== red ==
// cordic_final
(* keep_hierarchy = "yes", use_dsp = "yes" *)
module cordic_final #(
    parameter WIDTH = 32,          
    parameter FRAC = 14,           
    parameter ITER = 16,           
    parameter LOG_ITER = 4,         
    parameter POST_STAGES = 5       
)
(
    input wire                    clk,
    input wire                    rst_n,        
    input wire                    start,        
    input wire signed [WIDTH-1:0] x_in,         
    input wire                    func_select,  
    output reg                    busy,         
    output reg                    done,         
    output reg signed [WIDTH:0] result       
);
==> flow/config.mk <==
export PLATFORM = sky130hd
export DESIGN_NAME = cordic_final
export DESIGN_NICKNAME = cordic_final
export VERILOG_FILES = /design/flow/design.v
export SDC_FILE = /design/flow/constraint.sdc
export NUM_CORES = 4
export LEC_CHECK = 0
export CAP_MARGIN = 20
export CORE_MARGIN = 2
export CORE_UTILIZATION = 40
export HOLD_SLACK_MARGIN = 0.02
export SETUP_SLACK_MARGIN = 1.81
export SLEW_MARGIN = 5
==> flow/constraint.sdc <==
create_clock -name core_clock -period 12.0 [get_ports {clk}]
set_input_delay 2.4000 -clock core_clock [delete_from_list [all_inputs] [get_ports {clk}]]
set_output_delay 2.4000 -clock core_clock [all_outputs]
set_load 0.01 [all_outputs]
run.sh (not shown) runs the stock make flow with config.mk's settings and CLKGATE_MAP_FILE=.
Input-level comparison between blue and red:
# red
export LEC_CHECK = 0
export CAP_MARGIN = 20
export CORE_MARGIN = 2
export CORE_UTILIZATION = 40
export HOLD_SLACK_MARGIN = 0.02
export SETUP_SLACK_MARGIN = 1.81
export SLEW_MARGIN = 5
create_clock -name core_clock -period 12.0 [get_ports {clk}]
# blue
export LEC_CHECK = 0
export ABC_AREA = 1
export CAP_MARGIN = 20
export CORE_MARGIN = 2
export CORE_UTILIZATION = 72
export HOLD_SLACK_MARGIN = -0.09
export SLEW_MARGIN = 5
create_clock -name core_clock -period 6.59 [get_ports {clk}]
Results
- Status: blue FAILED at 5_1_grt (tool error)
- red completed; timing, DRC and antenna clean
- From red to blue the numbers moved as follows: instance count after placement with tap cells included went up by 18%, mux share of post-synthesis cell area -0.82 points, chip width now smaller.
- Between blue and red, it is blue whose fraction of synthesized cell area in xor and xnor cells is lower, by 0.64 points.
Inputs modified between blue and green:
# blue
export LEC_CHECK = 0
export ABC_AREA = 1
export CAP_MARGIN = 20
export CORE_MARGIN = 2
export CORE_UTILIZATION = 72
export HOLD_SLACK_MARGIN = -0.09
export SLEW_MARGIN = 5
create_clock -name core_clock -period 6.59 [get_ports {clk}]
# green
export LEC_CHECK = 0
export CAP_MARGIN = 35
export CORE_MARGIN = 2
export CORE_UTILIZATION = 72
export SETUP_SLACK_MARGIN = 0.2
export SLEW_MARGIN = 20
create_clock -name core_clock -period 6.95 [get_ports {clk}]
Findings:
Status green: flow complete, layout not clean - negative setup slack
green against blue: post-placement cell area lower, effective utilization at floorplan now sits at about the same level, setup slack after placement lower.
The inputs of orange differ from those of green as listed below.
# green
export LEC_CHECK = 0
export CAP_MARGIN = 35
export CORE_MARGIN = 2
export CORE_UTILIZATION = 72
export SETUP_SLACK_MARGIN = 0.2
export SLEW_MARGIN = 20
create_clock -name core_clock -period 6.95 [get_ports {clk}]
# orange
export LEC_CHECK = 0
export ABC_AREA = 1
export CAP_MARGIN = 5
export CORE_MARGIN = 2
export CORE_UTILIZATION = 72
export CTS_CLUSTER_DIAMETER = 34
export SETUP_SLACK_MARGIN = 2.23
export SLEW_MARGIN = 20
create_clock -name core_clock -period 8.25 [get_ports {clk}]
### Flow results
orange terminated abnormally: 5_1_grt reported GRT-0116.
Relative to green, placed wire-length estimate increased by 160000 um in orange.
In the flow results for orange and green, the share of synthesized area spent on multiplexers is smaller on orange.
In orange, the depth of the CTS H-tree came out 1 above the value in green.
Re post-place instance area: orange is about 7% up on green.
Taking orange as 1.0, green lands at 1.18 on mean area per synthesized cell.
On number of buffers created by CTS: between orange and green, it ends up lower for green.
Die: orange bigger than green
What green reported for summed standard-cell area reported by yosys has to be multiplied by 1.11 to get the figure for orange.
For purple, these inputs were changed with respect to orange:
# orange
export LEC_CHECK = 0
export ABC_AREA = 1
export CAP_MARGIN = 5
export CORE_MARGIN = 2
export CORE_UTILIZATION = 72
export CTS_CLUSTER_DIAMETER = 34
export SETUP_SLACK_MARGIN = 2.23
export SLEW_MARGIN = 20
create_clock -name core_clock -period 8.25 [get_ports {clk}]
# purple
export LEC_CHECK = 0
export CAP_MARGIN = 20
export CORE_MARGIN = 2
export CORE_UTILIZATION = 40
export SLEW_MARGIN = 20
create_clock -name core_clock -period 16.3 [get_ports {clk}]
Results
- purple finished every stage and its layout cleared the timing, design-rule and antenna checks.
- Sort orange and purple by H-tree level count desc -> top: orange
- Compared with orange, purple shows number of gates resized after cts lower by 1092.
- Number of standard cells after synthesis, orange and purple: smaller value in purple
- Compare orange and purple | placeable core area higher: purple
- From orange to purple the numbers moved as follows: portion of netlist area occupied by mux cells now sits higher; simple-gate share of the synthesized area now sits lower; number of buffers inserted by post-CTS setup repair now sits lower.
- Delta (purple minus orange): number of placed cells counting well taps down 3811, synthesis area per yosys went down about 10%.

* * *

Setup of run 1:
Starting RTL as in the previous note.
make LEC_CHECK=0 ABC_AREA=0 CAP_MARGIN=15 CELL_PAD_IN_SITES_DETAIL_PLACEMENT=0 CORE_ASPECT_RATIO=1.02 CORE_MARGIN=2 CORE_UTILIZATION=40 CTS_CLUSTER_DIAMETER=352 GPL_ROUTABILITY_DRIVEN=0 HOLD_SLACK_MARGIN=0.02 SETUP_SLACK_MARGIN=1.81 SLEW_MARGIN=5 TNS_END_PERCENT=5 finish   # period 9.92 ns
diff inputs: run 1 => run 2
- TNS_END_PERCENT: 5 -> unset
- GPL_ROUTABILITY_DRIVEN: 0 -> unset
- CORE_UTILIZATION: 40 -> 70
- HOLD_SLACK_MARGIN: 0.02 -> unset
- CORE_ASPECT_RATIO: 1.02 -> unset
- CAP_MARGIN: 15 -> 20
- SETUP_SLACK_MARGIN: 1.81 -> unset
- SLEW_MARGIN: 5 -> 20
- CTS_CLUSTER_DIAMETER: 352 -> 233
- CELL_PAD_IN_SITES_DETAIL_PLACEMENT: 0 -> unset
- ABC_AREA: 0 -> 1
- CTS_CLUSTER_SIZE: unset -> 23
- the clock period (ns, I/O delays scaled along): 9.92 -> 2.47
[summary]
Summary of run 1 and run 2: one run falls short of a clean finish, namely run 2.
5_1_grt: run 2 exited with error
Synthesized instance count: run 2 and run 1 compared, lower one is run 1
Diff run 1 -> run 2 | placed instance count | increase of 10200
What run 1 reported for post-synth area from yosys stat has to be multiplied by 1.11 to get the figure for run 2.
Looking at placeable core region, run 2 sits 37% lower than run 1 does.
On run 2: synthesized area is about 11% higher than what run 1 gave.
Going from run 1 to run 2, floorplan die height shrank by more than 10%.
Clock buffer count from CTS, run 2 vs run 1: down by more than half
Changes in run 3 relative to run 2:
- changing CORE_UTILIZATION from 70 to 72
- changing CTS_CLUSTER_DIAMETER from 233 to 42
- changing CAP_MARGIN from 20 to 35
- removing CTS_CLUSTER_SIZE (formerly 23)
- removing ABC_AREA (formerly 1)
- changing the clock period (ns, I/O delays scaled along) from 2.47 to 6.89
--- outcome ---
The flow completed for run 3, but it is not clean: the layout still shows negative setup slack.
Compared with run 2, run 3 shows a die size that is about 12% lower.
Diff run 2 -> run 3: number of cells upsized or downsized after cts moved down; post-synthesis mux area share up 0.82 points; synthesized area went down about 10%.
Run 3 ended up with a lower total instance count after detailed placement than run 2 did.
Between run 3 and run 2, it is run 3 whose number of distinct standard cells referenced by the synthesized netlist is higher, by 16%.
Higher sequential fraction of the synthesis area was reported by run 3, not run 2.
The synthesized cell count number comes out lower for run 3 vs run 2.
[inputs] run 4 vs run 3
- an added MAX_ROUTING_LAYER of met4
- an added CTS_CLUSTER_SIZE of 62
- an added ABC_AREA of 1
Notes after the runs:
[run 3] flow finished | final checks: failed | reasons: negative setup slack
Run 4 failed in 5_1_grt with GRT-0116.
Count of instances resized after the clock tree is built (run 4 over run 3): increase, 62
Diff run 3..run 4 | proportion of synthesized flip-flops having asynchronous set or reset | unchanged
Going from run 3 to run 4, number of cell rows increased 10; detailed-placement wirelength estimate higher; height of the die higher; synthesized cell count +32%; total cells reported by yosys after synthesis up 6180.
Changes in run 5 relative to run 4:
- a deleted MAX_ROUTING_LAYER that had been met4
- a deleted ABC_AREA that had been 1
- a change of CORE_UTILIZATION from 72 to 40
- a deleted CTS_CLUSTER_DIAMETER that had been 42
- a change of CAP_MARGIN from 35 to 20
- a deleted CTS_CLUSTER_SIZE that had been 62
- a change of the clock period (ns, I/O delays scaled along) from 6.89 to 12.0
### Flow results
- Run 5 has completed all stages; timing, DRC and antenna checks passed.
- For the horizontal die dimension, run 5 came in 27% higher than run 4 did.
- Changes observed in run 5 relative to run 4: full die area saw an increase; fraction of synthesized area in multiplexers grew by 0.82 points.
- Taking run 5 as 1.0, run 4 lands at 1.11 on synthesized area.
- Run 5 against run 4: chip area estimate from yosys synthesis now sits lower; post-synthesis share of cell area spent on and-or and or-and gates shows an increase of 0.89 points; count of placed standard cells including taps down 4348; instance tally after logic synthesis went down by about 24%.
